// accel_display
module accel_display(
	input 		          		clk,         
	input 		          		reset_n,
	input 		     [1:0]		SW,
	input 		          		data_update,
	input 		     [15:0]		data_x,
	input 		     [15:0]		data_y,
	output		     [7:0]		HEX0,
	output		     [7:0]		HEX1,
	output		     [7:0]		HEX2,
	output		     [7:0]		HEX3,
	output		reg  [3:0]		VGA_B,
	output		reg  [3:0]		VGA_G,
	output		reg          	VGA_HS,
	output		reg  [3:0]		VGA_R,
	output		reg          	VGA_VS
);
make LEC_CHECK=0 ABC_AREA=1 CAP_MARGIN=20 CORE_MARGIN=2 CORE_UTILIZATION=70 CTS_CLUSTER_SIZE=57 HOLD_SLACK_MARGIN=0.24 PLACE_DENSITY=0.6 SETUP_SLACK_MARGIN=2.6 SLEW_MARGIN=20 finish   # period 10.1 ns
run.sh (not shown) runs the stock make flow with config.mk's settings and CLKGATE_MAP_FILE=.
The baseline did not get past global routing.
Rerun with:
- ABC_AREA: 1 -> not set
- CORE_UTILIZATION: 70 -> 62
- CTS_CLUSTER_SIZE: 57 -> not set
- HOLD_SLACK_MARGIN: 0.24 -> not set
- SETUP_SLACK_MARGIN: 2.6 -> not set
- clock period: 10.1 -> 8.34 ns (I/O delays scaled with it)
After rerunning: The new run completed, yet does not pass: negative setup slack; die size goes up by roughly a tenth; area after synthesis goes down slightly; synthesized cell count goes down by about a fifth.

---

Setup of v3:
accel_display again, from the RTL that the note above started with.
==> flow/config.mk <==
export PLATFORM = sky130hd
export DESIGN_NAME = accel_display
export DESIGN_NICKNAME = accel_display
export VERILOG_FILES = /design/flow/design.v
export SDC_FILE = /design/flow/constraint.sdc
export NUM_CORES = 4
export LEC_CHECK = 0
export ABC_AREA = 0
export CAP_MARGIN = 20
export CELL_PAD_IN_SITES_GLOBAL_PLACEMENT = 2
export CORE_MARGIN = 2
export CORE_UTILIZATION = 69
export CTS_CLUSTER_DIAMETER = 59
export GPL_ROUTABILITY_DRIVEN = 0
export GPL_TIMING_DRIVEN = 0
export HOLD_SLACK_MARGIN = 0.25
export MAX_ROUTING_LAYER = met5
export PLACE_DENSITY_LB_ADDON = 0.05
export SETUP_SLACK_MARGIN = 0.77
export SLEW_MARGIN = 20
==> flow/constraint.sdc <==
create_clock -name core_clock -period 26.9 [get_ports {clk}]
set_input_delay 5.3800 -clock core_clock [delete_from_list [all_inputs] [get_ports {clk}]]
set_output_delay 5.3800 -clock core_clock [all_outputs]
set_load 0.01 [all_outputs]
v3: it failed during global placement without I/O, and the tool reported FLW-0024.
## Diff of input files: v20 against v3
Settings: clearing SETUP_SLACK_MARGIN, which used to be 0.77; clearing CELL_PAD_IN_SITES_GLOBAL_PLACEMENT, which used to be 2; putting PLACE_DENSITY at 0.6 where nothing was set; clearing GPL_TIMING_DRIVEN, which used to be 0; clearing MAX_ROUTING_LAYER, which used to be met5; clearing HOLD_SLACK_MARGIN, which used to be 0.25; swapping 69 for 35 in CORE_UTILIZATION; clearing ABC_AREA, which used to be 0; clearing CTS_CLUSTER_DIAMETER, which used to be 59; clearing PLACE_DENSITY_LB_ADDON, which used to be 0.05; clearing GPL_ROUTABILITY_DRIVEN, which used to be 0; swapping 26.9 for 24.7 in the clock period (ns, I/O delays scaled along).
### Flow results
Delta(number of standard-cell rows in the floorplan, v20 - v3) > 0. Simple-gate portion of the synthesized area: v3 vs v20 identical. For total cell area reported by yosys after synthesis, v3 and v20 come out practically identical. Die span in y in v20 is 90 µm above v3. Die area up 95% in v20 wrt v3. v20: done, clean on timing, DRC and antenna. Comparing v3 against v20, there is no change at all in cell count after synthesis. The final reports for v20 and v3 show floorplan die width higher in the former.
--- input diff v20..v38 ---
Settings: CORE_UTILIZATION: 35 -> 40; the clock period (ns, I/O delays scaled along): 24.7 -> 16.2.
## What came out
- The final layout from v20, which completed every stage, passed the timing, DRC and antenna checks at the end of the flow.
- v38: done, clean on timing, DRC and antenna
- The net switching component of the power of v38 was inferior to that of v20.
- Compared with v20, placement density in the core of v38 is higher.
- The worst setup slack number comes out higher for v20 vs v38.
- Relative to v20, number of clock buffers in the layout has decreased by 4.5% in v38.
- Changes observed in v38 relative to v20: number of buffers outside the clock class in the layout went down; number of buffers added to fix hold violations after cts did not really move.
### v38 -> v9
Settings: a change of CORE_UTILIZATION from 40 to 64; a change of the clock period (ns, I/O delays scaled along) from 16.2 to 12.4.
Findings:
- Every stage of the flow completed for v9, and the final layout passed the timing, DRC and antenna checks.
- v38: done, clean on timing, DRC and antenna
- From v38 to v9 the numbers moved as follows: sequential share of the synthesized area held steady, critical path depth grew by 3, met2 routing resource usage after global routing grew by 18 points, worst setup slack for register-to-register paths shrank by 2760 ps.
- v9 reports a higher growth of design area from synthesis to finish than v38 does.
- Diff v38 -> v9: worst hold slack +9.7 ps, sequential share of layout area ~0 delta, total length of routed wires +2.8%.
- Capturing element of the worst setup path: HEX2[0] -> v9, HEX1[3] -> v38
- Logic gate share of total power is lower on v38
- For average wire per standard cell, dividing the value from v9 by the value from v38 gives 1.12.
Input-level comparison between v50 and v9:
Settings: CTS_CLUSTER_SIZE: unset -> 41; CORE_UTILIZATION: 64 -> 68; SETUP_SLACK_MARGIN: unset -> 3.8; PLACE_DENSITY: 0.6 -> unset; the clock period (ns, I/O delays scaled along): 12.4 -> 13.2.
==> comparison <==
- Going from v9 to v50, the combinational logic power was found to have gone up by 15%.
- Lower post-route core utilization goes to v9 over v50.
- On worst endpoint required time: v50 sits above v9.
- v50 vs. v9: total wire length grew by 25%, share of power burned in the clock network shrank by 1.0 points, number of gates on the worst path with buffers counted shrank by 6.
- v50 ends up with a total power that is 0.00017 W lower than in v9.
- Higher minimum hold slack was reported by v9, not v50.
- Re share of total power in combinational logic: v50 is 1.8 points up on v9.
- In v50, the via count normalized by instance count came out about 7% above the value in v9.

---

## red
accel_display again, from the RTL that the note above started with.
==> flow/design.v (excerpt) <==
module accel_display(
	input 		          		clk,         
	input 		          		reset_n,
	input 		     [1:0]		SW,
	input 		          		data_update,
	input 		     [15:0]		data_x,
	input 		     [15:0]		data_y,
	output		     [7:0]		HEX0,
	output		     [7:0]		HEX1,
	output		     [7:0]		HEX2,
	output		     [7:0]		HEX3,
	output		reg  [3:0]		VGA_B,
	output		reg  [3:0]		VGA_G,
	output		reg          	VGA_HS,
	output		reg  [3:0]		VGA_R,
	output		reg          	VGA_VS
);
Settings: LEC_CHECK=0, ABC_AREA=1, CAP_MARGIN=5, CORE_MARGIN=2, CORE_UTILIZATION=71, CTS_CLUSTER_DIAMETER=238, CTS_CLUSTER_SIZE=15, HOLD_SLACK_MARGIN=0.29, PLACE_DENSITY=0.6, SETUP_SLACK_MARGIN=-0.74, SLEW_MARGIN=20; clock period 9.28 ns.
In red the implementation ran to completion but is not tape-out ready, as the final checks report negative setup slack.
#### Input delta (blue over red)
# red
export LEC_CHECK = 0
export ABC_AREA = 1
export CAP_MARGIN = 5
export CORE_MARGIN = 2
export CORE_UTILIZATION = 71
export CTS_CLUSTER_DIAMETER = 238
export CTS_CLUSTER_SIZE = 15
export HOLD_SLACK_MARGIN = 0.29
export PLACE_DENSITY = 0.6
export SETUP_SLACK_MARGIN = -0.74
export SLEW_MARGIN = 20
create_clock -name core_clock -period 9.28 [get_ports {clk}]
# blue
export LEC_CHECK = 0
export CAP_MARGIN = 20
export CORE_MARGIN = 2
export CORE_UTILIZATION = 40
export PLACE_DENSITY = 0.6
export SLEW_MARGIN = 20
create_clock -name core_clock -period 11.1 [get_ports {clk}]
Results
blue: done, clean on timing, DRC and antenna
blue vs red: critical path depth down
In the flow results for blue and red, the via total after detailed routing is smaller on blue.
Global-route usage, blue and red: lower on blue
| post-CTS repair timing setup buffer count | higher: blue |
Cell area ends up higher on blue.
Compared with red, blue shows a lower synthesized cell count.
What green does differently from blue at the input level:
# blue
export LEC_CHECK = 0
export CAP_MARGIN = 20
export CORE_MARGIN = 2
export CORE_UTILIZATION = 40
export PLACE_DENSITY = 0.6
export SLEW_MARGIN = 20
create_clock -name core_clock -period 11.1 [get_ports {clk}]
# green
export LEC_CHECK = 0
export ABC_AREA = 1
export CAP_MARGIN = 20
export CORE_MARGIN = 2
export CORE_UTILIZATION = 71
export CTS_CLUSTER_DIAMETER = 238
export CTS_CLUSTER_SIZE = 72
export PLACE_DENSITY = 0.6
export SLEW_MARGIN = 20
create_clock -name core_clock -period 9.11 [get_ports {clk}]
### Flow results
- blue | stages: all done | timing, DRC, antenna: all pass
- green did not run to completion, as it errored out during 5_1_grt.
- Relative to blue, mean post-synth cell area has decreased by 1.8 um^2 in green.
- Sort green and blue by area fraction in and, or, nand and nor cells desc -> top: green
- Relative to blue, die extent in y decreased by 72 um in green.
- The higher fraction of the mapped netlist area in adder cells came out of blue.
- Against blue, green comes in 0.28 points lower on fraction of the yosys area taken by sequential cells.
- [green vs blue] synthesis area per yosys: higher in green
- Die area: green and blue compared, lower one is green
- Compared with blue, green shows a placed standard-cell area that is 0.0010 mm^2 higher.
- Per the comparison of green with blue, instance tally after logic synthesis +about 25%, deepest clock path buffer count ~0 delta, deepest level of the CTS H-tree -1.
Input changes introduced in orange (baseline for comparison: green):
# green
export LEC_CHECK = 0
export ABC_AREA = 1
export CAP_MARGIN = 20
export CORE_MARGIN = 2
export CORE_UTILIZATION = 71
export CTS_CLUSTER_DIAMETER = 238
export CTS_CLUSTER_SIZE = 72
export PLACE_DENSITY = 0.6
export SLEW_MARGIN = 20
create_clock -name core_clock -period 9.11 [get_ports {clk}]
# orange
export LEC_CHECK = 0
export ABC_AREA = 1
export CAP_MARGIN = 20
export CORE_MARGIN = 2
export CORE_UTILIZATION = 61
export CTS_CLUSTER_DIAMETER = 238
export PLACE_DENSITY = 0.6
export SLEW_MARGIN = 20
create_clock -name core_clock -period 12.4 [get_ports {clk}]
Results
Having completed the whole flow, orange delivered a layout that passed the timing, DRC and antenna checks. Looking at number of buffers inserted by post-CTS setup repair, orange sits below green. Row width of the die: orange higher / green lower. The post-synth area from yosys stat of orange and that of green are within noise of each other. orange vs. green: count of placed standard cells including taps went down by 293, routability-driven placement congestion ratio now sits lower, level count of the clock H-tree moved up, die size shows an increase of 16%. | core area | orange vs green | 0.0077 mm^2 higher |. Delta(fraction of the core area occupied by cells at floorplan, orange - green) < 0.
Power is estimated from default activity; no workload was simulated.
